// ALU
module ALU(
input clk,
input [15:0]a,b,
input [3*8:0] op,
output  reg [31:0]out
    );
wire [15:0]z1,z2;
wire [31:0]z3;
reg [15:0] a1, a2, a3, b1, b2, b3;
reg [1:0] sel;
wire Cout;
always @(*)
if(  op == "" || op == "~" || op == "|" || op == "&" || op == "~&" || op == "~|" ||
     op == "^" || op == "~^" || op == ">>" || op == "<<" || op == "asr" || 
     op == "asl" || op == "ror" || op == "rol" || op == "cmp" )
 sel = 2'b00;
else if(op == "+" || op == "-")
    sel = 2'b01;
else if( op == "*" )
    sel = 2'b10;
else
    sel = 2'b00;
logical L(a1, b1, op, z1);
arithmetic AA1( a2,b2,op,z2,Cout);
multiplier M( clk,a3, b3, z3);
always @(*)
case(sel)
2'b00 : begin
        a1 = a;
        a2 = 0;
        a3 = 0;
        b1 = b;
        b2 = 0;
        b3 = 0;
        out[15:0] = z1;
        out[31:16] = 0;
        end
2'b01  : begin
        a1 = 0;
        a2 = a;
        a3 = 0;
        b1 = 0;
        b2 = b;
        b3 = 0;
        out[15:0] = z2;
        out[16] = Cout;
        out[31:17] = 0;
        end     
default :  begin
        a1 = 0;
        a2 = 0;
        a3 = a;
        b1 = 0;
        b2 = 0;
        b3 = b;
       out = z3;
        end            
endcase
endmodule
clock: 10.6 ns
lec_check: 0
cap_margin: 20
core_margin: 2
core_utilization: 72
cts_cluster_diameter: 364
cts_cluster_size: 32
hold_slack_margin: 0.29
place_density_lb_addon: 0.12
slew_margin: 35
run.sh (not shown) runs the stock make flow with config.mk's settings and CLKGATE_MAP_FILE=.
The first run never finished: it broke off in 3_5_place_dp (DPL-0038).
Rerun with:
- CORE_UTILIZATION: 72 -> 40
- CTS_CLUSTER_DIAMETER: 364 -> default
- CTS_CLUSTER_SIZE: 32 -> default
- HOLD_SLACK_MARGIN: 0.29 -> default
- PLACE_DENSITY_LB_ADDON: 0.12 -> default
- SLEW_MARGIN: 35 -> 20
- clock period: 10.6 -> 28.0 ns (I/O delays scaled with it)
=> The changed run completed without violations; die size rises by 78%; area after synthesis stays the same; synthesized cell count is unchanged.
Rerun with:
- CAP_MARGIN: 20 -> 5
- CORE_UTILIZATION: 40 -> 67
- SETUP_SLACK_MARGIN: default -> 4.18
After rerunning: With this change the flow died in 5_1_grt on GRT-0232. Die area drops by 40%. Synthesized area stays the same. Synthesized cell count is unchanged.


== red ==
ALU again, from the RTL that the note above started with.
Settings: LEC_CHECK=0, CAP_MARGIN=20, CORE_MARGIN=2, CORE_UTILIZATION=40, GPL_TIMING_DRIVEN=0, HOLD_SLACK_MARGIN=0.01, SLEW_MARGIN=20; clock period 28.0 ns.
red: no failed stages, no open violations at the end
For blue, these inputs were changed with respect to red:
Settings: CORE_ASPECT_RATIO: unset -> 0.5; CORE_UTILIZATION: 40 -> 70; ABC_AREA: unset -> 1; PLACE_DENSITY_LB_ADDON: unset -> 0.29; HOLD_SLACK_MARGIN: 0.01 -> unset; CTS_CLUSTER_DIAMETER: unset -> 190; CTS_CLUSTER_SIZE: unset -> 93; GPL_TIMING_DRIVEN: 0 -> unset.
--- outcome ---
- Relative to red, the internal power contribution of blue is lower by about 2.4%.
- Final count of pins violating max slew came out exactly the same in blue and red.
- blue: worst hold slack higher than red
- Between blue and red, it is blue whose critical path data required time is lower, by 50 ps.
- Comparing blue and red, the lower period utilization is on blue.
- blue: shortest clock period the worst path allows after layout lower than red
For green, these inputs were changed with respect to blue:
Settings: CTS_CLUSTER_SIZE changed from 93 to 18; PLACE_DENSITY_LB_ADDON removed (was 0.29); CORE_UTILIZATION changed from 70 to 41; CORE_ASPECT_RATIO removed (was 0.5).
### Flow results
Comparing blue with green, the clock-pin slew on the worst setup and hold paths came out essentially unchanged.
Relative area of clock buffers and inverters in the final design: green vs blue, no meaningful difference
Going from blue to green, the utilization was found to have gone down by 32 points.
Of blue and green, the run reporting the higher wire length of the first global-routing pass was green.
Worst hold margin, blue and green: lower on green
Compared with blue, green shows a higher amount of wire on met2 after detailed routing.
When green is set beside blue, its combinational power share turns out to be 1.2 points smaller.
Edits applied to the flow inputs when going from green to orange:
Settings: clearing CTS_CLUSTER_DIAMETER, which used to be 190; swapping 41 for 66 in CORE_UTILIZATION; clearing CTS_CLUSTER_SIZE, which used to be 18; swapping 28.0 for 35.4 in the clock period (ns, I/O delays scaled along).
Notes after the runs:
The run with more routed wire is green, not orange. ~same maximum cell stage delay along the critical path in green and orange. From green to orange, post-synth design cell area did not move at all. Between green and orange, the part of the power in the clock network is lower for green. Delta (orange minus green): combinational share of cell area went up, pin count of the biggest net entering global routing went up.
No activity file was given, so power comes from the tool's default toggle rates.
